--- flow/config.mk ---
export PLATFORM = sky130hd
export DESIGN_NAME = single_cycle_mips_32
export DESIGN_NICKNAME = single_cycle_mips_32
export VERILOG_FILES = /design/flow/design.v
export SDC_FILE = /design/flow/constraint.sdc
export NUM_CORES = 4
export LEC_CHECK = 0
export CAP_MARGIN = 15
export CORE_MARGIN = 2
export CORE_UTILIZATION = 68
export CTS_CLUSTER_DIAMETER = 367
export CTS_CLUSTER_SIZE = 100
export PLACE_DENSITY = 0.38
export SLEW_MARGIN = 20
--- flow/constraint.sdc ---
create_clock -name core_clock -period 6.44 [get_ports {clk}]
set_input_delay 1.2880 -clock core_clock [delete_from_list [all_inputs] [get_ports {clk}]]
set_output_delay 1.2880 -clock core_clock [all_outputs]
set_load 0.01 [all_outputs]
--- flow/design.v ---
`timescale 1 ns / 100 ps
module sign_ext_16_32(d, q);
	input [15:0] d;
	output [31:0] q;
	assign q = { {16{d[15]}}, d};
endmodule
`timescale 1ns/1ps
module alu(alucont, rd1, rd2, res, zero);
	input [3:0] alucont;
	input [31:0] rd1;
	input [31:0] rd2;
	output reg [31:0] res;
	output wire zero;
	localparam AND 	= 4'b0000;
	localparam OR 	= 4'b0001;
	localparam ADD 	= 4'b0010;
	localparam SUB 	= 4'b0110;
	localparam SLT 	= 4'b0111;
	localparam NOR 	= 4'b1100;
	always @(*) begin
		case(alucont)
			AND		: begin
				res = rd1 & rd2;
			end
			OR 		: begin
				res = rd1 | rd2;
			end
			ADD 	: begin
				res = rd1 + rd2;
			end
			SUB 	: begin
				res = rd1 - rd2;
			end
			SLT 	: begin
				res = (rd1 < rd2) ? 1 : 0;
			end
			NOR 	: begin
				res = ~(rd1 | rd2);
			end
			default	: begin
				res = 32'b0;
			end
		endcase
	end
	assign zero = ~(|res);
endmodule
`timescale 1ns/1ns
module register_file(clk, ra1, ra2, wa, wd, rd1, rd2, regwrite);
	input clk;
	input [4:0] ra1;
	input [4:0] ra2;
	input [4:0] wa;
	input [31:0] wd;
	output reg [31:0] rd1;
	output reg [31:0] rd2;
	input regwrite;
	reg [31:0] memory [1:31];
	always @(*) begin
		rd1 = (ra1 == 5'd0) ? 32'b0 : memory[ra1];
		rd2 = (ra2 == 5'd0) ? 32'b0 : memory[ra2];
	end
	always @(posedge clk) begin
		if(regwrite && (wa != 5'd0))
			memory[wa] <= wd;	
	end
endmodule
`timescale 1ns/1ns
module single_cycle_mips_32(clk, rst, imem_addr, imem_rdata, dmem_addr,
	dmem_wdata, dmem_we, dmem_rdata);
	input clk;
	input rst;
	output [31:0] imem_addr;
	input [31:0] imem_rdata;
	output [31:0] dmem_addr;
	output [31:0] dmem_wdata;
	output dmem_we;
	input [31:0] dmem_rdata;
	localparam R_TYPE 		= 6'b000000;
	localparam LOAD_WORD 	= 6'b100011;
	localparam STORE_WORD 	= 6'b101011;
	localparam BRANCH_EQ	= 6'b000100;
	localparam JUMP 		= 6'b000010;
	reg RegDst;
	reg Branch;
	reg MemRead;
	reg MemToReg;
	reg [1:0] AluOP;
	reg MemWrite;
	reg ALUSrc;
	reg RegWrite;
	reg Jump;
	wire [31:0] instruction;
	always @(*) begin
		case(instruction[31:26])
			R_TYPE 	: begin
				RegDst <= 1'b1;
				ALUSrc <= 1'b0;
				MemToReg <= 1'b0;
				RegWrite <= 1'b1;
				MemRead <= 1'b0;
				MemWrite <= 1'b0;
				Branch <= 1'b0;
				AluOP <= 2'b10;
				Jump <= 1'b0;
			end
			LOAD_WORD 	: begin
				RegDst <= 1'b0;
				ALUSrc <= 1'b1;
				MemToReg <= 1'b1;
				RegWrite <= 1'b1;
				MemRead <= 1'b1;
				MemWrite <= 1'b0;
				Branch <= 1'b0;
				AluOP <= 2'b00;
				Jump <= 1'b0;
			end
			STORE_WORD 	: begin
				RegDst <= 1'b0;
				ALUSrc <= 1'b1;
				MemToReg <= 1'b0;
				RegWrite <= 1'b0;
				MemRead <= 1'b0;
				MemWrite <= 1'b1; 
				Branch <= 1'b0;
				AluOP <= 2'b00;
				Jump <= 1'b0;
			end
			BRANCH_EQ 	: begin
				RegDst <= 1'b0;
				ALUSrc <= 1'b0;
				MemToReg <= 1'b0;
				RegWrite <= 1'b0;
				MemRead <= 1'b0;
				MemWrite <= 1'b0;
				Branch = 1'b1;
				AluOP <= 2'b01;
				Jump <= 1'b0;
			end
			JUMP 	: begin
				RegDst <= 1'b0;
				ALUSrc <= 1'b0;
				MemToReg <= 1'b0;
				RegWrite <= 1'b0;
				MemRead <= 1'b0;
				MemWrite <= 1'b0;
				Branch = 1'b0;
				AluOP <= 2'b00;
				Jump <= 1'b1;
			end
			default begin
				RegDst <= 1'b0;
				ALUSrc <= 1'b0;
				MemToReg <= 1'b0;
				RegWrite <= 1'b0;
				MemRead <= 1'b0;
				MemWrite <= 1'b0;
				Branch = 1'b0;
				AluOP <= 2'b00;
				Jump <= 1'b0;
			end
		endcase
	end
	wire [31:0] next_instruction;
	reg [31:0] program_counter;
	always @(posedge clk or posedge rst) begin
		if (rst) begin
			program_counter <= 32'b0;
		end
		else begin
			program_counter <= next_instruction;	
		end
	end
	wire [31:0] program_counter_plus_4;
	assign program_counter_plus_4 = program_counter + 4;
	assign imem_addr = program_counter;
	assign instruction = imem_rdata;
	wire [4:0] write_address;
	assign write_address = RegDst ? instruction[15:11] : instruction[20:16];
	wire [31:0] write_data;
	wire [31:0] read_data_1;
	wire [31:0] read_data_2;
	register_file reg_file(
		.clk(clk),
		.ra1(instruction[25:21]),
		.ra2(instruction[20:16]),
		.wa(write_address),
		.wd(write_data),
		.rd1(read_data_1),
		.rd2(read_data_2),
		.regwrite(RegWrite)
		);
	wire [31:0] sign_extended_immediate_16;
	sign_ext_16_32 sign_ext(
		.d(instruction[15:0]),
		.q(sign_extended_immediate_16)
		);
	reg [3:0] alu_control;
	localparam AND 	= 4'b0000;
	localparam OR 	= 4'b0001;
	localparam ADD 	= 4'b0010;
	localparam SUB 	= 4'b0110;
	localparam SLT 	= 4'b0111;
	localparam NOR 	= 4'b1100;
	wire [5:0] funct_control;
	assign funct_control = instruction[5:0];
	always @(*) begin
		if (~AluOP[1] && ~AluOP[0]) begin
			alu_control <= ADD;
		end
		else if (AluOP[0]) begin
			alu_control <= SUB;
		end
		else if(AluOP[1]) begin
			if(funct_control[3:0] == 4'b0000)
				alu_control <= ADD;
			else if(funct_control[3:0] == 4'b0010)
				alu_control <= SUB;
			else if(funct_control[3:0] == 4'b0100)
				alu_control <= AND;
			else if(funct_control[3:0] == 4'b0101)
				alu_control <= OR;
			else if(funct_control[3:0] == 4'b1010)
				alu_control <= SLT;
			else if(funct_control[3:0] == 4'b0111)
				alu_control <= NOR;
			else
				alu_control <= 4'b0000;
		end
		else
			alu_control <= 4'b0000;
	end
	wire [31:0] alu_input_1;
	wire [31:0] alu_input_2;
	wire [31:0] alu_result;
	wire alu_zero;
	assign alu_input_1 = read_data_1;
	assign alu_input_2 = ALUSrc ? sign_extended_immediate_16 : read_data_2;
	alu alu(
		.alucont(alu_control),
		.rd1(alu_input_1),
		.rd2(alu_input_2),
		.res(alu_result),
		.zero(alu_zero)
		);
	wire [31:0] address_calc;
	wire [31:0] immediate_shift_left_2;
	wire PCSrc;
	wire [31:0] pre_jump_inst;
	wire [31:0] jump_address;
	assign jump_address = {program_counter_plus_4[31:28], instruction[25:0], 2'b0};
	assign PCSrc = Branch & alu_zero;
	assign immediate_shift_left_2 = {sign_extended_immediate_16[29:0], 2'b0};
	assign address_calc = program_counter_plus_4 + immediate_shift_left_2;
	assign pre_jump_inst = PCSrc ? address_calc : program_counter_plus_4;
	assign next_instruction = Jump ? jump_address : pre_jump_inst;
	wire [31:0] data_mem_data;
	assign dmem_addr = alu_result;
	assign dmem_wdata = read_data_2;
	assign dmem_we = MemWrite;
	assign data_mem_data = dmem_rdata;
	assign write_data = MemToReg ? data_mem_data : alu_result;
endmodule
--- flow/run.sh ---
#!/bin/bash
# the make line also repeats each setting of config.mk as NAME=value (left out here)
make -C /OpenROAD-flow-scripts/flow DESIGN_CONFIG=/design/flow/config.mk WORK_HOME=/design/flow/orfs CLKGATE_MAP_FILE= finish
==> results of run 1 <==
## through the flow
stage          setup TNS [ps]  power [mW]  utilization (%)  instances  hold WS [ps]
4_1_cts                -31350        16.8             84.4       5532           650
3_5_place_dp          -586130        14.1             80.0       5390           619
3_3_place_gp          -571760        13.8             80.0       5390           620
2_1_floorplan          -27220        11.2                -       3678           631
## what timing repair did
item	CTS
cloned	12
setup buffers	114
gates resized	509
setup endpoints to repair	340
pin swaps	113
==> ci_impl_report.md, run 1 <==
### Yosys + OpenROAD results

| Metric | Value |
|---|---|
| Simple share | `5.00%` |
| Post-Synth XOR/XNOR Area | `1.47%` |
| Mapped cell area | `55300 sq um` |
| DP HPWL | `147000 um` |
| Ports | `roughly 160` |
| Synth cell types | `86` |
| Top-area cell share | `53.9%` |
| CTS Root Cell | `clkbuf_16` |
| Async set or reset register ratio after synthesis | `2.94%` |
| Core Util at FP | `68.6%` |
| Synth Flop Type | `edfxtp_1` |
| Comb area leader | `multiplexers` |
| Row Count | `~100` |
| Die area | `83600 sq um` |
| Placer Congestion | `slightly above 1` |
| Count leader, synth | `edfxtp_1` |
| Area leader, netlist | `edfxtp_1` |
| Status | `stopped before the end` |
| Last stage | `5_1_grt` |
| Largest cells by area | `edfxtp_1 (54%), mux4_2 (19%), mux2i_1 (3.6%)` |
| AND-OR/OR-AND Cells, Area Fraction | `slightly above 8%` |
| Clock tree buffer depth | `3` |
| EDFF count, synth | `992` |
| Pre-CTS setup slack | `-2430 ps` |
| Synth warn | `3` |
| Post-CTS Hold Buffers | `0` |
| Post-synth seq share | `55.2%` |
| Die Ht | `289 um` |
| Cts bufs inserted | `14` |
| DIE WIDTH | `~290 um` |
| H-tree depth | `1` |
| Adder Area Share | `under 10%` |
| Cell Area, Placed | `64500 sq um` |
| Synthesis area per yosys | `about 55000 sq um` |
| Core area | `slightly above 80000 sq um` |
| Post-Syn Instances | `3677` |
| Synth flops | `1022` |
| Syn Area/Cell | `15.0 sq um` |
| Clk sinks | `1022` |
| # Cells Yosys | `between 3000 and 4000` |
| Buffers on Ports | `160` |
| Synth mux share | `between 20% and 30%` |
| Most frequent cells after synthesis | `edfxtp_1 (992), mux4_2 (468), a21oi_1 (242)` |
==> run 2, diff against run 1 <==
- CAP_MARGIN: 15 -> 20
- CORE_UTILIZATION: 68 -> 61
- CTS_CLUSTER_DIAMETER: 367 -> not set
- CTS_CLUSTER_SIZE: 100 -> 52
- PLACE_DENSITY: 0.38 -> not set
- SETUP_SLACK_MARGIN: not set -> -0.2
- clock period: 6.44 -> 6.34 ns (I/O delays scaled with it)
==> ci_impl_report.md, run 2 <==
### Metrics collected by this job

| Metric | Value |
|---|---|
| Status | `finished with violations` |
| Violated checks | `setup timing` |
| CTS Root Cell | `clkbuf_16` |
| R2R Path End | `program_counter[15]` |
| Worst vdd ir | `between 0.4 and 0.5 mV` |
| WP data required | `approximately 5000 ps` |
| Setup CP Type | `input port to output port` |
| Synth flops | `1022 (unchanged)` |
| CP cell instances | `buf_16 > buf_16 > buf_8 > mux4_2 > mux4_2 > mux2i_4 > nor3_1 > a21o_2 > ha_4 > buf_4 > nand2_1 > a2111oi_4 > a32oi_2 > nand2_2 > a311o_1 > nand4_1 > buf_4 > o31ai_4 > nor2b_1 > mux2i_1 > o2bb2ai_2 > buf_2` |
| DRC viols | `0` |
| Layout Skew | `53.0 ps` |
| Largest net degree at the start of global routing | `63` |
| Area growth syn-to-layout | `31.0%` |
| Hold Path Stages | `2` |
| Core Util at FP | `61.5% (-7.1 points)` |
| First-pass GRT wire length | `316000 um` |
| GR Util met2 | `70.7%` |
| Clk latency late pin | `720 ps` |
| Leakage power | `26.2 nW` |
| Setup WS post-layout | `-1070 ps` |
| FF/Latch Area | `30500 sq um` |
| CP bufs+invs | `6` |
| Post-Synth XOR/XNOR Area | `1.47% (unchanged)` |
| Post-Syn Instances | `3677 (unchanged)` |
| Post-CTS Hold Buffers | `0 (unchanged)` |
| Clk sinks | `1022 (unchanged)` |
| DP HPWL | `127000 um (-13%)` |
| Power Dens Cells | `300 nW/um^2` |
| Clock edge transition at the registers on the reported setup and hold paths | `roughly 60 ps` |
| Post-synth seq share | `55.2% (unchanged)` |
| Post-DR wirelength/cell | `38.1 um` |
| Gr busiest metal | `met2` |
| Adder Area Share | `2.96% (unchanged)` |
| MaxCap Viol Count | `0` |
| Most frequent cells after synthesis | `edfxtp_1 (992), mux4_2 (468), a21oi_1 (242)` |
| DIE WIDTH | `305 um (+5.5%)` |
| Vias post-DR | `44600` |
| Worst slew margin | `between 30% and 40%` |
| Drt total wl | `224000 um` |
| Clk pwr | `6.32 mW` |
| Worst r2r src | `reg_file.memory[17][5]` |
| R2R Setup Slk | `-530 ps` |
| M1 GR Usage | `58.7%` |
| Startpoint class of the critical path | `input port` |
| Ports | `163 (unchanged)` |
| All-layer global routing usage | `47.8%` |
| Cts bufs inserted | `100 (+86)` |
| WHS Endpoint | `program_counter[31]` |
| Simple share | `5.00% (unchanged)` |
| Comb area leader | `multiplexers` |
| EDFF count, synth | `992 (unchanged)` |
| Comb power frac | `32.3%` |
| Least-Margin Pin Slew | `around 1000 ps` |
| Vias per cell | `7.60` |
| Gr ovfl total | `0` |
| Worst Setup SP | `imem_rdata[16]` |
| Top-area cell share | `53.9% (unchanged)` |
| Count leader, synth | `edfxtp_1` |
| Critical path fanouts, max | `6` |
| Initial antenna violation count | `4` |
| Peak Freq | `135 MHz` |
| Max-slew violation count | `0` |
| Synth mux share | `24.4% (unchanged)` |
| Drt initial violations | `8104` |
| Critical-path top delay cell | `mux4_2` |
| Die area | `93100 sq um (+11%)` |
| Async set or reset register ratio after synthesis | `2.94% (unchanged)` |
| Worst setup endpoint | `dmem_addr[24]` |
| # Cells Yosys | `3677 (unchanged)` |
| Synthesis area per yosys | `55300 sq um (unchanged)` |
| Fill cell count | `between 4000 and 5000` |
| Die Ht | `305 um (+5.5%)` |
| Clock network power share | `29.1%` |
| Hold Fails Final Rpt | `0` |
| DRT Pass-1 Iters | `8` |
| RSZ-0062 raised after global routing | `true` |
| Synth warn | `3 (unchanged)` |
| P_int | `15.0 mW` |
| Area leader, netlist | `edfxtp_1` |
| Core area | `89900 sq um (+12%)` |
| Buffers on Ports | `160 (unchanged)` |
| Vias in the first global route | `45000` |
| Total Power | `approximately 22 mW` |
| Nets | `4808` |
| Cell count along the critical path | `22` |
| Mapped cell area | `55300 sq um (unchanged)` |
| Largest cells by area | `edfxtp_1 (54%), mux4_2 (19%), mux2i_1 (3.6%)` |
| Synth Flop Type | `edfxtp_1` |
| AND-OR/OR-AND Cells, Area Fraction | `8.31% (unchanged)` |
| Row Count | `110 (+5.8%)` |
| CP delay by family, top | `multiplexers` |
| Worst hold path startpoint | `program_counter[31]` |
| Syn Area/Cell | `15.0 sq um (unchanged)` |
| CP Capture Type | `output port` |
| Min Tclk post-route | `~7400 ps` |
| Logic area | `25600 sq um` |
| Seq power | `8.38 mW` |
| Reg2Reg Depth | `30` |
| H-tree depth | `3 (+2)` |
| Placer Congestion | `0.986 (-3.4%)` |
| Post-layout util | `about 80%` |
| Hold Path Class | `register to register` |
| Sequential share of power | `38.6%` |
| Fin crit share | `117%` |
| Psw | `6.77 mW` |
| CTS tree | `built` |
| Sw Ratio | `31.1%` |
| Synth cell types | `86 (unchanged)` |
| Met3 usage | `a little under a fifth` |
| Pwr top | `registers` |
| CP peak stage delay | `550 ps` |
| Combinational Power | `between 7 and 8 mW` |
| Setup violations, final | `between 60 and 70` |
| Pre-CTS setup slack | `-2340 ps (+91.3 ps)` |
| Routed Antenna Nets | `0` |
| Clock tree buffer depth | `3 (unchanged)` |
| CP arrival | `6150 ps` |
| Tool Warnings | `96` |
-- run 2: cell type report --
class,count,share of cell area [%]
diodes,3,0.0104
clock buffers,120,3.59
clock inverters,68,1.07
inverters,123,0.651
multi-input cells,2270,35.4
flip-flops and latches,1022,42.1
well taps,1176,2.03
repair buffers,1096,15.1
-- run 2: metal layers --
metal / routed length, um / part of all wire [%] / vias to the layer above
li1: - / - / 16800
met1: 69900 / 31 / 21600
met2: 97600 / 44 / 4845
met3: 37000 / 17 / 1399
met4: 19100 / 8.5 / 6
met5: 145 / 0.065 / -
-- run 2: per-stage QoR --
stage / instance area (sq um) / TNS, ps / cells / hold WS [ps]
finish: 72500 / -46680 / 5878 / 634
global route: 72500 / -49940 / 5876 / 665
global placement: 64700 / -443040 / 5524 / 588
floorplan: 55800 / -30680 / 3678 / 631
CTS: 71300 / -39360 / 5836 / 616
detailed placement: 64700 / -477600 / 5524 / 597
-- run 2: what timing repair did --
action	4_1_cts	5_1_grt
pin swaps	129	116
gates resized	494	182
cloned	18	2
setup endpoints to repair	184	61
buffers inserted	126	56
==> run 3, diff against run 2 <==
- CORE_UTILIZATION: 61 -> 58
- CTS_CLUSTER_SIZE: 52 -> not set
- SETUP_SLACK_MARGIN: -0.2 -> not set
- clock period: 6.34 -> 6.33 ns (I/O delays scaled with it)
==> ci_impl_report.md, run 3 <==
### Metrics collected by this job

| Metric | Value |
|---|---|
| Status | `finished with violations` |
| Violated checks | `setup timing` |
| Clock network power share | `29.3% (+0.2 points)` |
| Post-Synth XOR/XNOR Area | `1.47% (unchanged)` |
| CP peak stage delay | `500 ps (-50 ps)` |
| Comb power frac | `31.6% (-0.7 points)` |
| Clk pwr | `6.29 mW (about the same)` |
| WP data required | `5060 ps (about the same)` |
| Critical path fanouts, max | `7 (+1)` |
| Comb area leader | `multiplexers` |
| Worst r2r src | `reg_file.memory[14][1]` |
| # Cells Yosys | `3677 (unchanged)` |
| Clk latency late pin | `700 ps (-20 ps)` |
| Combinational Power | `6.79 mW (-3.4%)` |
| Post-synth seq share | `55.2% (unchanged)` |
| Cell count along the critical path | `25 (+14%)` |
| Clk sinks | `1022 (unchanged)` |
| Largest cells by area | `edfxtp_1 (54%), mux4_2 (19%), mux2i_1 (3.6%)` |
| WHS Endpoint | `program_counter[31]` |
| Post-layout util | `75.5% (-5.2 points)` |
| Fin crit share | `117% (-0.14 points)` |
| Cts bufs inserted | `101 (+1.0%)` |
| Design area | `71500 sq um (-1.3%)` |
| CTS tree | `built` |
| Synthesis area per yosys | `55300 sq um (unchanged)` |
| Initial antenna violation count | `6 (+2)` |
| DIE WIDTH | `313 um (+2.5%)` |
| Synth cell types | `86 (unchanged)` |
| Async set or reset register ratio after synthesis | `2.94% (unchanged)` |
| Die area | `97800 sq um (+5.1%)` |
| H-tree depth | `3 (unchanged)` |
| Worst vdd ir | `0.321 mV (-32%)` |
| Nets | `4772 (-0.75%)` |
| Setup CP Type | `input port to output port` |
| Vias post-DR | `42000 (-6.0%)` |
| Min Tclk post-route | `7390 ps` |
| Least-Margin Pin Slew | `1040 ps (+26.0 ps)` |
| Reg2Reg Depth | `24 (-20%)` |
| Routed Antenna Nets | `0 (unchanged)` |
| Area leader, netlist | `edfxtp_1` |
| Hold Path Stages | `2 (unchanged)` |
| Dpl cells | `5610 (+1.6%)` |
| Setup WS post-layout | `-1060 ps (+10.3 ps)` |
| Sequential share of power | `39.1% (+0.5 points)` |
| Synth warn | `3 (unchanged)` |
| Row Count | `113 (+2.7%)` |
| Critical-path top delay cell | `mux4_2` |
| First-pass GRT wire length | `287000 um (-8.9%)` |
| Cell Area, Placed | `64700 sq um (+0.13%)` |
| CP arrival | `6130 ps (-20 ps)` |
| Simple share | `5.00% (unchanged)` |
| R2R Setup Slk | `-440 ps (+90 ps)` |
| Worst setup endpoint | `dmem_addr[24]` |
| Leakage power | `25.8 nW (-1.6%)` |
| Worst hold path startpoint | `program_counter[31]` |
| R2R Path End | `program_counter[30]` |
| Mapped cell area | `55300 sq um (unchanged)` |
| Die Ht | `313 um (+2.5%)` |
| Peak Freq | `135 MHz` |
| Psw | `6.50 mW (-4.0%)` |
| Worst Setup SP | `imem_rdata[16]` |
| Tool Warnings | `96 (unchanged)` |
| Hold Path Class | `register to register` |
| Gr ovfl total | `0 (unchanged)` |
| Fill cell count | `5717 (+26%)` |
| Hold Fails Final Rpt | `0 (unchanged)` |
| CP Capture Type | `output port` |
| P_int | `15.0 mW (about the same)` |
| Post-CTS Hold Buffers | `0 (unchanged)` |
| Top-area cell share | `53.9% (unchanged)` |
| Pwr top | `registers` |
| Count leader, synth | `edfxtp_1` |
| Max-slew violation count | `0 (unchanged)` |
| Most frequent cells after synthesis | `edfxtp_1 (992), mux4_2 (468), a21oi_1 (242)` |
| Largest net degree at the start of global routing | `81 (+29%)` |
| Clock tree buffer depth | `3 (unchanged)` |
| CP bufs+invs | `9 (+3)` |
| Synth Flop Type | `edfxtp_1` |
| Layout Skew | `33.1 ps (-19.9 ps)` |
| Post-Syn Instances | `3677 (unchanged)` |
| Vias per cell | `7.08 (-6.8%)` |
| RSZ-0062 raised after global routing | `true` |
| Synth flops | `1022 (unchanged)` |
| Syn Area/Cell | `15.0 sq um (unchanged)` |
| Setup violations, final | `56 (-8.2%)` |
| DP HPWL | `129000 um (+1.4%)` |
| Final Non-Filler Cells | `5927 (+0.83%)` |
| MaxCap Viol Count | `0 (unchanged)` |
| CTS Root Cell | `clkbuf_16` |
| Core Util at FP | `58.4% (-3.2 points)` |
| Setup_tns | `-44290 ps (+2390 ps)` |
| Ports | `163 (unchanged)` |
| Core area | `94700 sq um (+5.4%)` |
| Clock edge transition at the registers on the reported setup and hold paths | `60 ps (about the same)` |
| Sw Ratio | `30.3% (-0.86 points)` |
| Post-DR wirelength/cell | `34.5 um (-9.5%)` |
| DRC viols | `0 (unchanged)` |
| AND-OR/OR-AND Cells, Area Fraction | `8.31% (unchanged)` |
| Worst slew margin | `30.6% (-1.7 points)` |
| Area growth syn-to-layout | `29.3%` |
| Buffers on Ports | `160 (unchanged)` |
| Power Dens Cells | `300 nW/um^2 (+0.10%)` |
| All-layer global routing usage | `41.0% (-6.8 points)` |
| Seq power | `8.39 mW (about the same)` |
| DRT Pass-1 Iters | `8 (unchanged)` |
| EDFF count, synth | `992 (unchanged)` |
| CP delay by family, top | `buffers and inverters` |
| Vias in the first global route | `41500 (-7.8%)` |
| Adder Area Share | `2.96% (unchanged)` |
| CP most frequent cell | `buf_4` |
| Drt total wl | `204000 um (-8.7%)` |
| Placer Congestion | `0.989 (+0.28%)` |
| Drt initial violations | `6791 (-16%)` |
| Synth mux share | `24.4% (unchanged)` |
| Pre-CTS setup slack | `-2240 ps (+94.4 ps)` |
| Startpoint class of the critical path | `input port` |
## run 3: final cells by class
class | instances | area, sq um | area share [%]
Antenna cell | 1 | 2.50 | 0.00350
Clock buffer | 121 | 2690 | 3.76
Clock inverter | 66 | 733 | 1.03
Inverter | 123 | 463 | 0.648
Multi-Input combinational cell | 2270 | 25300 | 35.4
Sequential cell | 1022 | 30500 | 42.7
Tap cell | 1265 | 1580 | 2.21
Timing Repair Buffer | 1059 | 10200 | 14.2
## run 3: what timing repair did
action	CTS	global route
setup buffers	56	71
gates cloned	10	1
setup endpoints to repair	216	145
resized	286	256
pin swaps	58	94
## run 3: metrics by stage
stage	hold WS [ps]	total power [mW]
after detailed placement	610	14.3
final	618	21.5
after floorplan	631	11.4
after CTS	621	20.9
after global placement	598	14.2
after global routing	628	22.0
## run 3: routing by layer
layer  vias to the layer above  GRT usage (%)  share of wire [%]
met5                         -              0              0.024
met4                         6           19.5                5.8
met3                       707           11.5                 14
met2                      3591           62.4                 45
met1                     20900           55.2                 35
li1                      16700              -                  -
==> run 4, diff against run 3 <==
- CORE_UTILIZATION: 58 -> 57
- CTS_CLUSTER_DIAMETER: not set -> 285
- SETUP_SLACK_MARGIN: not set -> -0.7
- clock period: 6.33 -> 10.5 ns (I/O delays scaled with it)
==> ci_impl_report.md, run 4 <==
### Metrics collected by this job

| Metric | Value |
|---|---|
| Post-CTS Hold Buffers | `0 (unchanged)` |
| DRC viols | `0 (unchanged)` |
| Status | `timing/DRC/antenna clean` |
| Psw | `3.50 mW (-46%)` |
| Clock tree buffer depth | `3 (unchanged)` |
| DRT Pass-1 Iters | `6 (-2)` |
| Most frequent cells after synthesis | `edfxtp_1 (992), mux4_2 (468), a21oi_1 (242)` |
| Combinational Power | `2.96 mW (-56%)` |
| Sw Ratio | `30.2% (-0.070 points)` |
| Largest cells by area | `edfxtp_1 (54%), mux4_2 (19%), mux2i_1 (3.6%)` |
| CP delay by family, top | `AND-OR/OR-AND gates` |
| All-layer global routing usage | `37.8% (-3.2 points)` |
| Drt total wl | `188000 um (-7.9%)` |
| CP bufs+invs | `4 (-5)` |
| Peak Freq | `slightly below 100 MHz` |
| Min Tclk post-route | `10180 ps` |
| Setup_tns | `0 ps (+44290 ps)` |
| Final Non-Filler Cells | `5271 (-11%)` |
| Core Util at FP | `57.3% (-1.0 points)` |
| CP arrival | `8080 ps (+1950 ps)` |
| Leakage power | `21.6 nW (-16%)` |
| R2R Path End | `program_counter[6]` |
| Initial antenna violation count | `10 (+4)` |
| Critical path fanouts, max | `42 (+35)` |
| Vias in the first global route | `37500 (-9.6%)` |
| Post-Syn Instances | `3677 (unchanged)` |
| Post-layout util | `65.3% (-10 points)` |
| Clk pwr | `3.56 mW (-43%)` |
| Async set or reset register ratio after synthesis | `2.94% (unchanged)` |
| Drt initial violations | `6307 (-7.1%)` |
| Least-Margin Pin Slew | `1160 ps (+122 ps)` |
| Area growth syn-to-layout | `13.8%` |
| Comb area leader | `multiplexers` |
| # Cells Yosys | `3677 (unchanged)` |
| Ports | `163 (unchanged)` |
| Post_cts resized | `0 (-100%)` |
| Vias post-DR | `38200 (-8.9%)` |
| Pre-CTS setup slack | `428 ps (+2670 ps)` |
| First-pass GRT wire length | `267000 um (-7.2%)` |
| Worst r2r src | `reg_file.memory[31][0]` |
| CTS tree | `built` |
| Row Count | `114 (+0.88%)` |
| Clk sinks | `1022 (unchanged)` |
| Syn Area/Cell | `15.0 sq um (unchanged)` |
| Hold slack | `609 ps (-8.47 ps)` |
| CTS Root Cell | `clkbuf_16` |
| CP cell instances | `buf_8 > buf_12 > buf_12 > mux4_2 > mux4_2 > mux2i_1 > nor2_1 > a21oi_1 > ha_1 > nor2_1 > nand4_1 > a21oi_1 > o311ai_1 > a21o_1 > a211o_1 > a32oi_1 > o2111a_1 > nor2_1 > clkdlybuf4s50_1` |
| Worst Setup SP | `imem_rdata[16]` |
| Adder Area Share | `2.96% (unchanged)` |
| Max-slew violation count | `0 (unchanged)` |
| Worst setup endpoint | `dmem_addr[30]` |
| Hold Path Class | `register to register` |
| Setup CP Type | `input port to output port` |
| Core area | `96400 sq um (+1.8%)` |
| WHS Endpoint | `program_counter[31]` |
| Post-synth seq share | `55.2% (unchanged)` |
| Power Dens Cells | `184 nW/um^2 (-39%)` |
| Synth Flop Type | `edfxtp_1` |
| Mapped cell area | `55300 sq um (unchanged)` |
| CP most frequent cell | `nor2_1` |
| Largest net degree at the start of global routing | `96 (+19%)` |
| Hold Path Stages | `2 (unchanged)` |
| Worst vdd ir | `0.218 mV (-32%)` |
| Comb power frac | `25.5% (-6.1 points)` |
| Clock edge transition at the registers on the reported setup and hold paths | `70 ps (about the same)` |
| Clock network power share | `30.7% (+1.4 points)` |
| Nets | `4100 (-14%)` |
| Post-DR wirelength/cell | `35.7 um (+3.6%)` |
| Vias per cell | `7.25 (+2.5%)` |
| Cell count along the critical path | `19 (-24%)` |
| Die area | `99500 sq um (+1.7%)` |
| Startpoint class of the critical path | `input port` |
| Area leader, netlist | `edfxtp_1` |
| Worst hold path startpoint | `program_counter[31]` |
| Buffers on Ports | `160 (unchanged)` |
| Reg2Reg Depth | `22 (-8.3%)` |
| Fin crit share | `96.9% (-20 points)` |
| Synth cell types | `86 (unchanged)` |
| Fill cell count | `6822 (+19%)` |
| Simple share | `5.00% (unchanged)` |
| Gr ovfl total | `0 (unchanged)` |
| MaxCap Viol Count | `0 (unchanged)` |
| Dpl cells | `5077 (-9.5%)` |
| EDFF count, synth | `992 (unchanged)` |
| R2R Setup Slk | `2610 ps (+3050 ps)` |
| Synthesis area per yosys | `55300 sq um (unchanged)` |
| Synth warn | `3 (unchanged)` |
| Postcts setup bufs | `0 (-100%)` |
| Pwr top | `registers` |
| DP HPWL | `118000 um (-8.7%)` |
| Layout Skew | `32.0 ps (-1.07 ps)` |
| Setup WS post-layout | `325 ps (+1390 ps)` |
| Die Ht | `315 um (+0.86%)` |
| RSZ-0062 raised after global routing | `false` |
| Setup violations, final | `0 (-100%)` |
| Clk latency late pin | `690 ps (about the same)` |
| P_int | `8.09 mW (-46%)` |
| DIE WIDTH | `315 um (+0.86%)` |
| Seq power | `5.07 mW (-40%)` |
| CP Capture Type | `output port` |
| Routed Antenna Nets | `0 (unchanged)` |
| Synth flops | `1022 (unchanged)` |
| H-tree depth | `3 (unchanged)` |
| Hold Fails Final Rpt | `0 (unchanged)` |
| Synth mux share | `24.4% (unchanged)` |
| WP data required | `8400 ps (+3340 ps)` |
| CP peak stage delay | `580 ps (+80 ps)` |
| Placer Congestion | `0.941 (-4.8%)` |
| Top-area cell share | `53.9% (unchanged)` |
| Worst slew margin | `22.3% (-8.3 points)` |
| AND-OR/OR-AND Cells, Area Fraction | `8.31% (unchanged)` |
| Tool Warnings | `93 (-3.1%)` |
| Sequential share of power | `43.8% (+4.7 points)` |
| Cts bufs inserted | `102 (+0.99%)` |
| Critical-path top delay cell | `mux4_2` |
| Post-Synth XOR/XNOR Area | `1.47% (unchanged)` |
| Count leader, synth | `edfxtp_1` |
[run 4: metal layers]
| metal | vias up | wire length (um) | share of wire (%) | GRT usage, % |
|---|---|---|---|---|
| met3 | 492 | 24900 | 13 | 9.74 |
| li1 | 15400 | - | - | - |
| met4 | 0 | 8350 | 4.4 | 16.1 |
| met5 | - | 0 | 0 | 0 |
| met2 | 2861 | 86500 | 46 | 57.4 |
| met1 | 19500 | 68300 | 36 | 52.5 |
[run 4: stage by stage]
step	total power, mW	cell area [sq um]
floorplan	6.81	55300
global placement	7.97	59700
detailed placement	8.04	59700
CTS	11.5	62900
global route	12.0	62900
finish	11.6	62900
[run 4: final cells by class]
| class | count | area (sq um) | area share [%] |
|---|---|---|---|
| diodes | 5 | 12.5 | 0.0199 |
| clock buffers | 125 | 2660 | 4.23 |
| clock inverters | 64 | 564 | 0.897 |
| inverters | 123 | 462 | 0.734 |
| multi-input cells | 2270 | 23600 | 37.5 |
| flip-flops and latches | 1022 | 30500 | 48.5 |
| well taps | 1276 | 1600 | 2.54 |
| repair buffers | 386 | 3510 | 5.58 |
==> run 5, diff against run 4 <==
- ABC_AREA: not set -> 0
- CORE_ASPECT_RATIO: not set -> 1.48
- CORE_UTILIZATION: 57 -> 60
- CTS_CLUSTER_DIAMETER: 285 -> 353
- PLACE_DENSITY_LB_ADDON: not set -> 0.13
- SETUP_SLACK_MARGIN: -0.7 -> not set
- TNS_END_PERCENT: not set -> 5
- clock period: 10.5 -> 7.22 ns (I/O delays scaled with it)
==> ci_impl_report.md, run 5 <==
### Metrics collected by this job

| Metric | Value |
|---|---|
| Routed Antenna Nets | `0 (unchanged)` |
| Psw | `5.60 mW (+60%)` |
| Post-Synth XOR/XNOR Area | `1.47% (unchanged)` |
| WP data required | `5780 ps (-2620 ps)` |
| # Cells Yosys | `3677 (unchanged)` |
| Tool Warnings | `95 (+2.2%)` |
| Synth flops | `1022 (unchanged)` |
| Worst r2r src | `reg_file.memory[19][0]` |
| Cell count along the critical path | `28 (+9)` |
| MaxCap Viol Count | `0 (unchanged)` |
| Vias in the first global route | `44100 (+18%)` |
| R2R Setup Slk | `260 ps (-2350 ps)` |
| Sequential share of power | `41.1% (-2.7 points)` |
| Worst slew margin | `21.2% (-1.1 points)` |
| CP peak stage delay | `530 ps (-50 ps)` |
| Area leader, netlist | `edfxtp_1` |
| Setup WS post-layout | `-657 ps (-982 ps)` |
| Nets | `4666 (+14%)` |
| CP most frequent cell | `buf_4` |
| Count leader, synth | `edfxtp_1` |
| AND-OR/OR-AND Cells, Area Fraction | `8.31% (unchanged)` |
| Combinational Power | `5.51 mW (+86%)` |
| Area growth syn-to-layout | `25.2%` |
| DRT Pass-1 Iters | `7 (+1)` |
| Worst hold path startpoint | `program_counter[31]` |
| CP arrival | `6430 ps (-1650 ps)` |
| Hold Fails Final Rpt | `0 (unchanged)` |
| First-pass GRT wire length | `309000 um (+16%)` |
| Hold Path Stages | `2 (unchanged)` |
| WHS Endpoint | `program_counter[31]` |
| Clk pwr | `5.05 mW (+42%)` |
| Drt initial violations | `7962 (+26%)` |
| Synth warn | `3 (unchanged)` |
| Buffers on Ports | `160 (unchanged)` |
| Clk latency late pin | `710 ps (+20 ps)` |
| Critical-path top delay cell | `mux4_2` |
| Post-synth seq share | `55.2% (unchanged)` |
| Simple share | `5.00% (unchanged)` |
| CP bufs+invs | `10 (+6)` |
| DP HPWL | `132000 um (+12%)` |
| Clock network power share | `28.1% (-2.6 points)` |
| Sw Ratio | `31.3% (+1.0 points)` |
| Leakage power | `24.9 nW (+15%)` |
| Row Count | `135 (+18%)` |
| Setup_tns | `-15200 ps (-15200 ps)` |
| Synth mux share | `24.4% (unchanged)` |
| Worst setup endpoint | `dmem_addr[24]` |
| Peak Freq | `127 MHz` |
| DIE WIDTH | `254 um (-20%)` |
| Initial antenna violation count | `6 (-4)` |
| Adder Area Share | `2.96% (unchanged)` |
| P_int | `12.3 mW (+52%)` |
| Synth Flop Type | `edfxtp_1` |
| Placer Congestion | `1.03 (+9.4%)` |
| Worst Setup SP | `imem_rdata[16]` |
| Startpoint class of the critical path | `input port` |
| Synth cell types | `86 (unchanged)` |
| H-tree depth | `3 (unchanged)` |
| Design area | `69200 sq um (+10%)` |
| Pre-CTS setup slack | `-1800 ps (-2230 ps)` |
| CTS tree | `built` |
| Vias post-DR | `44100 (+15%)` |
| Drt total wl | `225000 um (+19%)` |
| Largest net degree at the start of global routing | `53 (-45%)` |
| Reg2Reg Depth | `26 (+18%)` |
| CP Capture Type | `output port` |
| Layout Skew | `43.3 ps (+11.3 ps)` |
| Top-area cell share | `53.9% (unchanged)` |
| Clk sinks | `1022 (unchanged)` |
| R2R Path End | `program_counter[23]` |
| Hold Path Class | `register to register` |
| Syn Area/Cell | `15.0 sq um (unchanged)` |
| Post-CTS Hold Buffers | `0 (unchanged)` |
| Ports | `163 (unchanged)` |
| Post-layout util | `75.7% (+10 points)` |
| Setup CP Type | `input port to output port` |
| Setup violations, final | `54 (+54)` |
| Synthesis area per yosys | `55300 sq um (unchanged)` |
| Clock tree buffer depth | `3 (unchanged)` |
| Max-slew violation count | `0 (unchanged)` |
| Cell Area, Placed | `64200 sq um (+7.6%)` |
| Comb power frac | `30.8% (+5.3 points)` |
| Clock edge transition at the registers on the reported setup and hold paths | `70 ps (about the same)` |
| Power Dens Cells | `259 nW/um^2 (+41%)` |
| Seq power | `7.37 mW (+45%)` |
| Async set or reset register ratio after synthesis | `2.94% (unchanged)` |
| Gr ovfl total | `0 (unchanged)` |
| Critical path fanouts, max | `9 (-79%)` |
| Mapped cell area | `55300 sq um (unchanged)` |
| CTS Root Cell | `clkbuf_16` |
| Min Tclk post-route | `7880 ps` |
| Fin crit share | `109% (+12 points)` |
| EDFF count, synth | `992 (unchanged)` |
| Status | `finished with violations` |
| Pwr top | `registers` |
| Most frequent cells after synthesis | `edfxtp_1 (992), mux4_2 (468), a21oi_1 (242)` |
| Core Util at FP | `60.5% (+3.2 points)` |
| Least-Margin Pin Slew | `1180 ps (+16.0 ps)` |
| Largest cells by area | `edfxtp_1 (54%), mux4_2 (19%), mux2i_1 (3.6%)` |
| Violated checks | `setup timing` |
| RSZ-0062 raised after global routing | `true` |
| Cts bufs inserted | `92 (-9.8%)` |
| Die area | `94600 sq um (-4.9%)` |
| CP delay by family, top | `buffers and inverters` |
| Vias per cell | `7.61 (+5.0%)` |
| Die Ht | `373 um (+18%)` |
| Post-DR wirelength/cell | `38.8 um (+8.9%)` |
| DRC viols | `0 (unchanged)` |
| Comb area leader | `multiplexers` |
| Post-Syn Instances | `3677 (unchanged)` |
| Worst vdd ir | `0.312 mV (+43%)` |
| Fill cell count | `5181 (-24%)` |
| Core area | `91400 sq um (-5.2%)` |
| All-layer global routing usage | `46.6% (+8.7 points)` |
run 5: metrics by stage:
step           total power, mW  hold WS [ps]  cells
3_5_place_dp              12.4           600   5553
4_1_cts                   17.5           615   5773
6_report                  17.9           612   5786
5_1_grt                   18.3           655   5782
2_1_floorplan             9.94           631   3678
3_3_place_gp              12.3           599   5552
run 5: cell type report:
class / instances / area, sq um / area share, %
sequential: 1022 / 30500 / 44.1
multi-input combinational: 2270 / 24600 / 35.5
timing repair buffer: 962 / 9100 / 13.2
clock buffer: 112 / 2420 / 3.50
tap: 1233 / 1540 / 2.23
clock inverter: 58 / 552 / 0.797
inverter: 123 / 463 / 0.669
antenna: 6 / 15.0 / 0.0217
run 5: what timing repair did:
item / 4_1_cts / 5_1_grt
gates cloned: 12 / 0
pin swaps: 45 / 26
resized: 234 / 96
buffers inserted: 40 / 8
setup endpoints to repair: 56 / 57
run 5: per-layer routing:
layer	vias up	part of all wire [%]	track usage [%]
li1	16500	-	-
met4	4	9.3	32.5
met1	21100	30	56.5
met3	1518	15	13.7
met5	-	0.012	0
met2	4879	46	71.8
==> run 6, diff against run 5 <==
- ABC_AREA: 0 -> not set
- CORE_ASPECT_RATIO: 1.48 -> 0.53
- CORE_UTILIZATION: 60 -> 72
- CTS_CLUSTER_DIAMETER: 353 -> not set
- CTS_CLUSTER_SIZE: not set -> 48
- PLACE_DENSITY: not set -> 0.65
- PLACE_DENSITY_LB_ADDON: 0.13 -> not set
- TNS_END_PERCENT: 5 -> not set
- clock period: 7.22 -> 7.75 ns (I/O delays scaled with it)
==> ci_impl_report.md, run 6 <==
### Yosys + OpenROAD results

| Metric | Value |
|---|---|
| # Cells Yosys | `3677 (unchanged)` |
| Area leader, netlist | `edfxtp_1` |
| Last stage | `5_1_grt` |
| Largest cells by area | `edfxtp_1 (54%), mux4_2 (19%), mux2i_1 (3.6%)` |
| Clock tree buffer depth | `3 (unchanged)` |
| DP HPWL | `155000 um (+17%)` |
| Ports | `163 (unchanged)` |
| Most frequent cells after synthesis | `edfxtp_1 (992), mux4_2 (468), a21oi_1 (242)` |
| Synth Flop Type | `edfxtp_1` |
| Status | `stopped before the end` |
| Synth mux share | `24.4% (unchanged)` |
| Cts bufs inserted | `87 (-5.4%)` |
| Adder Area Share | `2.96% (unchanged)` |
| Err | `[ERROR GRT-0116] Global routing finished with congestion. Check the congestion regions in the DRC Viewer.` |
| Syn Area/Cell | `15.0 sq um (unchanged)` |
| Buffers on Ports | `160 (unchanged)` |
| Comb area leader | `multiplexers` |
| Count leader, synth | `edfxtp_1` |
| Synthesis area per yosys | `55300 sq um (unchanged)` |
| All-layer global routing usage | `82.7%` |
| DIE WIDTH | `385 um (+52%)` |
| Dpl cells | `5301 (-4.5%)` |
| Gr ovfl total | `639` |
| Core area | `75400 sq um (-17%)` |
| H-tree depth | `3 (unchanged)` |
| Simple share | `5.00% (unchanged)` |
| Post-synth seq share | `55.2% (unchanged)` |
| Row Count | `73 (-46%)` |
| Post-CTS Hold Buffers | `0 (unchanged)` |
| Synth warn | `3 (unchanged)` |
| Die area | `79100 sq um (-16%)` |
| Top-area cell share | `53.9% (unchanged)` |
| Placer Congestion | `1.04 (+1.3%)` |
| Cell Area, Placed | `63500 sq um (-1.1%)` |
| CTS Root Cell | `clkbuf_16` |
| Die Ht | `206 um (-45%)` |
| Pre-CTS setup slack | `-2240 ps (-439 ps)` |
| Clk sinks | `1022 (unchanged)` |
| Synth flops | `1022 (unchanged)` |
| AND-OR/OR-AND Cells, Area Fraction | `8.31% (unchanged)` |
| Async set or reset register ratio after synthesis | `2.94% (unchanged)` |
| Post-Syn Instances | `3677 (unchanged)` |
| EDFF count, synth | `992 (unchanged)` |
| Mapped cell area | `55300 sq um (unchanged)` |
| Synth cell types | `86 (unchanged)` |
| Post-Synth XOR/XNOR Area | `1.47% (unchanged)` |
| Core Util at FP | `73.3% (+13 points)` |
[run 6: routing by layer]
metal,overflow,global-route usage [%]
met3,20,73.4
met1,20,82.4
met2,310,95.3
met4,275,79.8
met5,14,47.1
[run 6: repair_timing]
item / CTS
cloned: 8
resized: 383
buffers inserted: 74
pin swaps: 89
endpoints found under the setup margin: 213
==> run 7, diff against run 6 <==
- SETUP_SLACK_MARGIN: not set -> 1.77
- clock period: 7.75 -> 6.41 ns (I/O delays scaled with it)
==> ci_impl_report.md, run 7 <==
### Yosys + OpenROAD results

| Metric | Value |
|---|---|
| Status | `stopped before the end` |
| Last stage | `5_1_grt` |
| Err | `[ERROR GRT-0116] Global routing finished with congestion. Check the congestion regions in the DRC Viewer.` |
| # Cells Yosys | `3677 (unchanged)` |
| H-tree depth | `3 (unchanged)` |
| Dpl cells | `5374 (+1.4%)` |
| Die area | `79100 sq um (unchanged)` |
| Synth warn | `3 (unchanged)` |
| Synth flops | `1022 (unchanged)` |
| Comb area leader | `multiplexers` |
| Count leader, synth | `edfxtp_1` |
| Largest cells by area | `edfxtp_1 (54%), mux4_2 (19%), mux2i_1 (3.6%)` |
| Most frequent cells after synthesis | `edfxtp_1 (992), mux4_2 (468), a21oi_1 (242)` |
| DP HPWL | `158000 um (+1.8%)` |
| Pre-CTS setup slack | `-2340 ps (-107 ps)` |
| Clock tree buffer depth | `3 (unchanged)` |
| CTS Root Cell | `clkbuf_16` |
| Post-synth seq share | `55.2% (unchanged)` |
| Cell Area, Placed | `64500 sq um (+1.6%)` |
| Synth Flop Type | `edfxtp_1` |
| DIE WIDTH | `385 um (unchanged)` |
| Cts bufs inserted | `87 (unchanged)` |
| Ports | `163 (unchanged)` |
| Synth mux share | `24.4% (unchanged)` |
| Post-CTS Hold Buffers | `0 (unchanged)` |
| Syn Area/Cell | `15.0 sq um (unchanged)` |
| Mapped cell area | `55300 sq um (unchanged)` |
| Buffers on Ports | `160 (unchanged)` |
| Placer Congestion | `1.05 (+0.56%)` |
| AND-OR/OR-AND Cells, Area Fraction | `8.31% (unchanged)` |
| Post-Synth XOR/XNOR Area | `1.47% (unchanged)` |
| Area leader, netlist | `edfxtp_1` |
| Core area | `75400 sq um (unchanged)` |
| Core Util at FP | `73.3% (unchanged)` |
| Synth cell types | `86 (unchanged)` |
| Async set or reset register ratio after synthesis | `2.94% (unchanged)` |
| Row Count | `73 (unchanged)` |
| Post-Syn Instances | `3677 (unchanged)` |
| Clk sinks | `1022 (unchanged)` |
| All-layer global routing usage | `between 80 and 90%` |
| Top-area cell share | `53.9% (unchanged)` |
| Gr ovfl total | `724` |
| Simple share | `5.00% (unchanged)` |
| EDFF count, synth | `992 (unchanged)` |
| Adder Area Share | `2.96% (unchanged)` |
| Die Ht | `206 um (unchanged)` |
| Synthesis area per yosys | `55300 sq um (unchanged)` |
-- run 7: stage by stage --
step	utilization, %	hold WS, ps	power (mW)
after floorplan	-	631	11.2
after global placement	85.5	600	13.8
after detailed placement	85.5	601	14.2
after CTS	92.5	622	20.3
-- run 7: timing repair --
action	CTS
resized	392
setup endpoints to repair	1248
buffers inserted	76
pin swaps	93
cloned	8
-- run 7: per-layer routing --
layer | track usage, % | GRT overflow
met3 | 75.2 | 51
met5 | 47.3 | 16
met2 | 96.6 | 381
met1 | 85.1 | 26
met4 | 79.4 | 250
==> run 8, diff against run 7 <==
- CORE_ASPECT_RATIO: 0.53 -> not set
- CORE_UTILIZATION: 72 -> 65
- CTS_CLUSTER_SIZE: 48 -> 52
- PLACE_DENSITY: 0.65 -> not set
- SETUP_SLACK_MARGIN: 1.77 -> -0.13
- clock period: 6.41 -> 6.34 ns (I/O delays scaled with it)
==> ci_impl_report.md, run 8 <==
### Yosys + OpenROAD results

| Metric | Value |
|---|---|
| Synth cell types | `86 (unchanged)` |
| # Cells Yosys | `3677 (unchanged)` |
| DP HPWL | `138000 um (-13%)` |
| Placer Congestion | `1.03 (-1.4%)` |
| Status | `stopped before the end` |
| Synth warn | `3 (unchanged)` |
| H-tree depth | `3 (unchanged)` |
| Adder Area Share | `2.96% (unchanged)` |
| Most frequent cells after synthesis | `edfxtp_1 (992), mux4_2 (468), a21oi_1 (242)` |
| Cts bufs inserted | `101 (+16%)` |
| Largest cells by area | `edfxtp_1 (54%), mux4_2 (19%), mux2i_1 (3.6%)` |
| Die Ht | `296 um (+44%)` |
| Post-Syn Instances | `3677 (unchanged)` |
| Simple share | `5.00% (unchanged)` |
| Synth flops | `1022 (unchanged)` |
| Synth mux share | `24.4% (unchanged)` |
| Count leader, synth | `edfxtp_1` |
| Mapped cell area | `55300 sq um (unchanged)` |
| Top-area cell share | `53.9% (unchanged)` |
| DIE WIDTH | `296 um (-23%)` |
| EDFF count, synth | `992 (unchanged)` |
| Post-Synth XOR/XNOR Area | `1.47% (unchanged)` |
| Comb area leader | `multiplexers` |
| Clk sinks | `1022 (unchanged)` |
| Syn Area/Cell | `15.0 sq um (unchanged)` |
| Clock tree buffer depth | `3 (unchanged)` |
| CTS Root Cell | `clkbuf_16` |
| Post-CTS Hold Buffers | `0 (unchanged)` |
| Ports | `163 (unchanged)` |
| Synth Flop Type | `edfxtp_1` |
| Post-synth seq share | `55.2% (unchanged)` |
| Core area | `84000 sq um (+11%)` |
| Area leader, netlist | `edfxtp_1` |
| Core Util at FP | `65.9% (-7.4 points)` |
| Synthesis area per yosys | `55300 sq um (unchanged)` |
| Last stage | `5_1_grt` |
| AND-OR/OR-AND Cells, Area Fraction | `8.31% (unchanged)` |
| Async set or reset register ratio after synthesis | `2.94% (unchanged)` |
| Die area | `87400 sq um (+10%)` |
| Buffers on Ports | `160 (unchanged)` |
| Row Count | `106 (+45%)` |
[run 8: stage by stage]
step | util, % | setup WS [ps] | instances | cell area (sq um) | TNS, ps
after floorplan | - | -1030 | 3678 | 55800 | -30630
after global placement | 77.1 | -2130 | 5496 | 64700 | -368610
after detailed placement | 77.1 | -2240 | 5496 | 64700 | -439020
after CTS | 83.2 | -1200 | 5734 | 69900 | -56080
[run 8: what timing repair did]
item,4_1_cts
pin swaps,57
endpoints found under the setup margin,402
resized,293
setup buffers,44
gates cloned,8
==> run 9, diff against run 8 <==
- ABC_AREA: not set -> 0
- CAP_MARGIN: 20 -> 0
- CORE_ASPECT_RATIO: not set -> 1.26
- CORE_MARGIN: 2 -> 10
- CORE_UTILIZATION: 65 -> 24
- CTS_CLUSTER_DIAMETER: not set -> 52
- CTS_CLUSTER_SIZE: 52 -> not set
- PLACE_DENSITY: not set -> 0.78
- SETUP_SLACK_MARGIN: -0.13 -> 0.29
- TNS_END_PERCENT: not set -> 65
- clock period: 6.34 -> 11.8 ns (I/O delays scaled with it)
==> ci_impl_report.md, run 9 <==
### Metrics collected by this job

| Metric | Value |
|---|---|
| Cell Area, Placed | `61100 sq um (-5.7%)` |
| Syn Area/Cell | `15.0 sq um (unchanged)` |
| Vias per cell | `about 5.6` |
| Min Tclk post-route | `11420 ps` |
| Pre-CTS setup slack | `551 ps (+2790 ps)` |
| Async set or reset register ratio after synthesis | `2.94% (unchanged)` |
| Design area | `64200 sq um` |
| RSZ-0062 raised after global routing | `true` |
| Startpoint class of the critical path | `input port` |
| Psw | `3.10 mW` |
| CTS tree | `built` |
| Synth flops | `1022 (unchanged)` |
| Clock tree buffer depth | `3 (unchanged)` |
| First-pass GRT wire length | `269000 um` |
| Sw Ratio | `30.7%` |
| Largest net degree at the start of global routing | `between 100 and 150` |
| DP HPWL | `118000 um (-15%)` |
| DRT Pass-1 Iters | `9` |
| Core area | `229000 sq um (+170%)` |
| Worst slew margin | `19.3%` |
| Synth warn | `3 (unchanged)` |
| Clk pwr | `around 3.1 mW` |
| Core Util at FP | `24.1% (-42 points)` |
| Top-area cell share | `53.9% (unchanged)` |
| Power Dens Cells | `158 nW/um^2` |
| Clk sinks | `1022 (unchanged)` |
| Combinational Power | `2.52 mW` |
| Cell count along the critical path | `18` |
| Logic area | `23600 sq um` |
| FF/Latch Area | `30500 sq um` |
| Worst setup endpoint | `dmem_addr[25]` |
| Synth Flop Type | `edfxtp_1` |
| Pwr top | `registers` |
| H-tree depth | `3 (unchanged)` |
| Sequential share of power | `between 40% and 50%` |
| Worst vdd ir | `0.121 mV` |
| Routed Antenna Nets | `0` |
| CP bufs+invs | `4` |
| Post-Synth XOR/XNOR Area | `1.47% (unchanged)` |
| Post-CTS Hold Buffers | `0 (unchanged)` |
| CP cell instances | `buf_4 > buf_4 > mux4_2 > mux2i_1 > nor2_1 > a21oi_1 > buf_4 > ha_1 > nand3_1 > nor2_1 > nand3_1 > a21oi_1 > nor2_1 > o21ai_0 > a21oi_1 > o32a_1 > a31oi_1 > clkdlybuf4s50_1` |
| Hold Fails Final Rpt | `0` |
| Row Count | `197 (+86%)` |
| Fin crit share | `96.7%` |
| Clock edge transition at the registers on the reported setup and hold paths | `60 ps` |
| Post-Syn Instances | `3677 (unchanged)` |
| Placer Congestion | `0.910 (-12%)` |
| Nets | `between 4000 and 5000` |
| Vias in the first global route | `38600` |
| Comb area leader | `multiplexers` |
| Hold Path Stages | `2` |
| Mapped cell area | `55300 sq um (unchanged)` |
| Post_cts resized | `0 (-100%)` |
| Leakage power | `roughly 21 nW` |
| Area growth syn-to-layout | `16.0%` |
| Hold slack | `606 ps` |
| Drt initial violations | `5633` |
| Worst hold path startpoint | `program_counter[31]` |
| Layout Skew | `between 30 and 40 ps` |
| Comb power frac | `24.9%` |
| Ports | `163 (unchanged)` |
| Largest cells by area | `edfxtp_1 (54%), mux4_2 (19%), mux2i_1 (3.6%)` |
| AND-OR/OR-AND Cells, Area Fraction | `8.31% (unchanged)` |
| Critical path fanouts, max | `39` |
| Worst Setup SP | `imem_rdata[19]` |
| CP Capture Type | `output port` |
| Peak Freq | `87.6 MHz` |
| Die Ht | `559 um (+89%)` |
| Gr ovfl total | `0` |
| Status | `timing/DRC/antenna clean` |
| Postcts setup bufs | `0 (-100%)` |
| Fill cell count | `~22000` |
| Synthesis area per yosys | `55300 sq um (unchanged)` |
| Seq power | `4.51 mW` |
| All-layer global routing usage | `about 14%` |
| Drt total wl | `189000 um` |
| Total Power | `around 10 mW` |
| Clk latency late pin | `730 ps` |
| Reg2Reg Depth | `21` |
| CP arrival | `9060 ps` |
| Setup_tns | `0 ps` |
| Tool Warnings | `roughly 95` |
| Worst r2r src | `reg_file.memory[16][1]` |
| Clock network power share | `30.5%` |
| Count leader, synth | `edfxtp_1` |
| Setup WS post-layout | `roughly 380 ps` |
| CP delay by family, top | `buffers and inverters` |
| DIE WIDTH | `448 um (+51%)` |
| R2R Path End | `program_counter[30]` |
| MaxCap Viol Count | `0` |
| Least-Margin Pin Slew | `between 1000 and 1500 ps` |
| Die area | `250000 sq um (+190%)` |
| P_int | `7.01 mW` |
| Initial antenna violation count | `9` |
| Area leader, netlist | `edfxtp_1` |
| Setup violations, final | `0` |
| Hold Path Class | `register to register` |
| Vias post-DR | `roughly 38000` |
| Simple share | `5.00% (unchanged)` |
| WHS Endpoint | `program_counter[31]` |
| Synth mux share | `24.4% (unchanged)` |
| Adder Area Share | `2.96% (unchanged)` |
| DRC viols | `0` |
| CTS Root Cell | `clkbuf_16` |
| Post-synth seq share | `55.2% (unchanged)` |
| Post-DR wirelength/cell | `27.6 um` |
| Critical-path top delay cell | `buf_4` |
| Buffers on Ports | `160 (unchanged)` |
| Synth cell types | `86 (unchanged)` |
| EDFF count, synth | `992 (unchanged)` |
| R2R Setup Slk | `around 3800 ps` |
| Most frequent cells after synthesis | `edfxtp_1 (992), mux4_2 (468), a21oi_1 (242)` |
| Cts bufs inserted | `90 (-11%)` |
| Max-slew violation count | `0` |
| CP peak stage delay | `700 ps` |
| # Cells Yosys | `3677 (unchanged)` |
| Setup CP Type | `input port to output port` |
| WP data required | `9440 ps` |
-- run 9: per-layer routing --
layer | vias to the layer above | global-route usage, % | wire length [um]
li1 | 15200 | - | -
met1 | 19200 | 16.0 | 59900
met2 | 3001 | 24.4 | 91200
met3 | 805 | 3.43 | 21700
met4 | 0 | 10.7 | 16700
met5 | - | 0 | 0
-- run 9: cell type report --
type / count / share of cell area (%)
multi-input combinational: 2270 / 36.8
clock inverter: 68 / 1.18
inverter: 123 / 0.720
tap: 2985 / 5.82
antenna: 7 / 0.0273
clock buffer: 97 / 3.55
sequential: 1022 / 47.6
timing repair buffer: 299 / 4.31
-- run 9: through the flow --
step | cells | utilization (%)
2_1_floorplan | 3678 | -
3_3_place_gp | 6699 | 26.7
3_5_place_dp | 6699 | 26.7
4_1_cts | 6864 | 28.0
5_1_grt | 6868 | 28.0
6_report | 6871 | 28.0
==> run 10, diff against run 9 <==
- ABC_AREA: 0 -> not set
- CAP_MARGIN: 0 -> 20
- CORE_ASPECT_RATIO: 1.26 -> 0.73
- CORE_MARGIN: 10 -> 7
- CORE_UTILIZATION: 24 -> 40
- CTS_CLUSTER_DIAMETER: 52 -> not set
- GPL_ROUTABILITY_DRIVEN: not set -> 0
- HOLD_SLACK_MARGIN: not set -> 0.05
- PLACE_DENSITY: 0.78 -> not set
- SETUP_SLACK_MARGIN: 0.29 -> not set
- SLEW_MARGIN: 20 -> 10
- TNS_END_PERCENT: 65 -> 5
- clock period: 11.8 -> 11.4 ns (I/O delays scaled with it)
==> ci_impl_report.md, run 10 <==
### Metrics collected by this job

| Metric | Value |
|---|---|
| Routed Antenna Nets | `0 (unchanged)` |
| Clk latency late pin | `740 ps (about the same)` |
| Area leader, netlist | `edfxtp_1` |
| FF/Latch Area | `30500 sq um (unchanged)` |
| CP arrival | `8670 ps (-390 ps)` |
| Psw | `3.25 mW (+4.7%)` |
| Sequential share of power | `43.9% (-0.7 points)` |
| Min Tclk post-route | `10950 ps` |
| WHS Endpoint | `program_counter[31]` |
| Core area | `137000 sq um (-40%)` |
| Synth Flop Type | `edfxtp_1` |
| EDFF count, synth | `992 (unchanged)` |
| Comb area leader | `multiplexers` |
| Post-DR wirelength/cell | `32.7 um (+19%)` |
| Post-synth seq share | `55.2% (unchanged)` |
| Setup_tns | `0 ps (unchanged)` |
| Reg2Reg Depth | `21 (unchanged)` |
| Synth flops | `1022 (unchanged)` |
| Count leader, synth | `edfxtp_1` |
| Vias in the first global route | `35700 (-7.7%)` |
| R2R Path End | `program_counter[30]` |
| CTS Root Cell | `clkbuf_16` |
| DRC viols | `0 (unchanged)` |
| Layout Skew | `50.0 ps (+10.9 ps)` |
| Clock tree buffer depth | `3 (unchanged)` |
| Vias post-DR | `37400 (-2.1%)` |
| P_int | `7.39 mW (+5.4%)` |
| Cts bufs inserted | `96 (+6.7%)` |
| RSZ-0062 raised after global routing | `false` |
| Row Count | `116 (-41%)` |
| Nets | `4026 (+0.62%)` |
| Simple share | `5.00% (unchanged)` |
| Core Util at FP | `40.3% (+16 points)` |
| Power Dens Cells | `168 nW/um^2 (+6.9%)` |
| Ports | `163 (unchanged)` |
| Hold Path Stages | `2 (unchanged)` |
| CP cell instances | `buf_8 > buf_12 > mux4_2 > mux4_2 > mux2i_1 > buf_4 > nor3_1 > a21oi_1 > ha_1 > a21oi_1 > o211ai_1 > a32oi_1 > nand2_1 > a311o_1 > nand4_1 > a21oi_1 > o311ai_0 > mux2i_1 > o2bb2ai_1 > clkdlybuf4s50_1` |
| Worst r2r src | `reg_file.memory[28][0]` |
| Peak Freq | `just over 90 MHz` |
| Top-area cell share | `53.9% (unchanged)` |
| WP data required | `9120 ps (-320 ps)` |
| Setup CP Type | `input port to output port` |
| Largest cells by area | `edfxtp_1 (54%), mux4_2 (19%), mux2i_1 (3.6%)` |
| Synth cell types | `86 (unchanged)` |
| Worst setup endpoint | `dmem_addr[24]` |
| Clock network power share | `31.5% (+1.0 points)` |
| Die Ht | `332 um (-41%)` |
| Hold Path Class | `register to register` |
| Clock edge transition at the registers on the reported setup and hold paths | `60 ps (about the same)` |
| Leakage power | `21.2 nW (+1.1%)` |
| Post-CTS Hold Buffers | `0 (unchanged)` |
| Post_cts resized | `0 (unchanged)` |
| Pwr top | `registers` |
| Worst slew margin | `28.0% (+8.6 points)` |
| Synthesis area per yosys | `55300 sq um (unchanged)` |
| Critical path fanouts, max | `44 (+13%)` |
| Comb power frac | `24.6% (-0.3 points)` |
| Tool Warnings | `90 (-5.3%)` |
| R2R Setup Slk | `3460 ps (-350 ps)` |
| Hold slack | `617 ps (+10.8 ps)` |
| Mapped cell area | `55300 sq um (unchanged)` |
| Status | `timing/DRC/antenna clean` |
| All-layer global routing usage | `24.3% (+9.8 points)` |
| Sw Ratio | `30.5% (-0.12 points)` |
| Fin crit share | `96.1% (-0.68 points)` |
| Async set or reset register ratio after synthesis | `2.94% (unchanged)` |
| Worst Setup SP | `imem_rdata[16]` |
| Syn Area/Cell | `15.0 sq um (unchanged)` |
| Startpoint class of the critical path | `input port` |
| DP HPWL | `118000 um (-0.20%)` |
| Combinational Power | `2.62 mW (+4%)` |
| H-tree depth | `3 (unchanged)` |
| Cell count along the critical path | `20 (+2)` |
| MaxCap Viol Count | `0 (unchanged)` |
| Postcts setup bufs | `0 (unchanged)` |
| CP most frequent cell | `a21oi_1` |
| Worst vdd ir | `0.122 mV (+0.87%)` |
| Die area | `149000 sq um (-40%)` |
| Initial antenna violation count | `2 (-7)` |
| Gr ovfl total | `0 (unchanged)` |
| CTS tree | `built` |
| Area growth syn-to-layout | `14.2%` |
| Fill cell count | `11900 (-47%)` |
| Drt total wl | `188000 um (-0.70%)` |
| First-pass GRT wire length | `265000 um (-1.5%)` |
| Critical-path top delay cell | `clkdlybuf4s50_1` |
| Max-slew violation count | `0 (unchanged)` |
| CP peak stage delay | `610 ps (-90 ps)` |
| Vias per cell | `6.52 (+17%)` |
| Most frequent cells after synthesis | `edfxtp_1 (992), mux4_2 (468), a21oi_1 (242)` |
| Adder Area Share | `2.96% (unchanged)` |
| Clk pwr | `3.35 mW (+8.8%)` |
| DIE WIDTH | `449 um (+0.35%)` |
| Clk sinks | `1022 (unchanged)` |
| Drt initial violations | `5461 (-3.1%)` |
| Buffers on Ports | `160 (unchanged)` |
| Post-Synth XOR/XNOR Area | `1.47% (unchanged)` |
| Setup violations, final | `0 (unchanged)` |
| CP bufs+invs | `4 (unchanged)` |
| CP delay by family, top | `AND-OR/OR-AND gates` |
| Worst hold path startpoint | `program_counter[31]` |
| Seq power | `4.67 mW (+4%)` |
| AND-OR/OR-AND Cells, Area Fraction | `8.31% (unchanged)` |
| DRT Pass-1 Iters | `6 (-3)` |
| Post-Syn Instances | `3677 (unchanged)` |
| # Cells Yosys | `3677 (unchanged)` |
| Largest net degree at the start of global routing | `97 (-4.9%)` |
| Logic area | `23600 sq um (-0.12%)` |
| Least-Margin Pin Slew | `1080 ps (-120 ps)` |
| Hold Fails Final Rpt | `0 (unchanged)` |
| Synth mux share | `24.4% (unchanged)` |
| CP Capture Type | `output port` |
| Synth warn | `3 (unchanged)` |
run 10: layout make-up:
type	count	area share, %
Timing Repair Buffer	318	4.79
Inverter	123	0.731
Multi-Input combinational cell	2270	37.4
Antenna cell	2	0.00793
Tap cell	1829	3.63
Sequential cell	1022	48.4
Clock buffer	109	3.88
Clock inverter	71	1.23
run 10: routing by layer:
| metal | up-vias | wire, um | share of wire [%] | global-route usage, % |
|---|---|---|---|---|
| met2 | 2399 | 82100 | 44 | 36.3 |
| met4 | 4 | 6370 | 3.4 | 7.18 |
| met5 | - | 27 | 0.014 | 0 |
| li1 | 15200 | - | - | - |
| met1 | 19400 | 79200 | 42 | 35.8 |
| met3 | 371 | 20400 | 11 | 5.05 |
run 10: through the flow:
stage / util, % / instances / power (mW) / setup slack, ps / cell area (sq um)
after floorplan: - / 3678 / 6.27 / 1050 / 55300
after global placement: 43.6 / 5561 / 7.29 / 508 / 59900
after detailed placement: 43.6 / 5561 / 7.31 / 576 / 59900
after CTS: 46.0 / 5741 / 10.6 / 558 / 63100
after global routing: 46.0 / 5742 / 11.0 / 160 / 63100
final: 46.0 / 5744 / 10.6 / 450 / 63100
Power figures rest on the tool's default switching activity, not on a simulated workload.
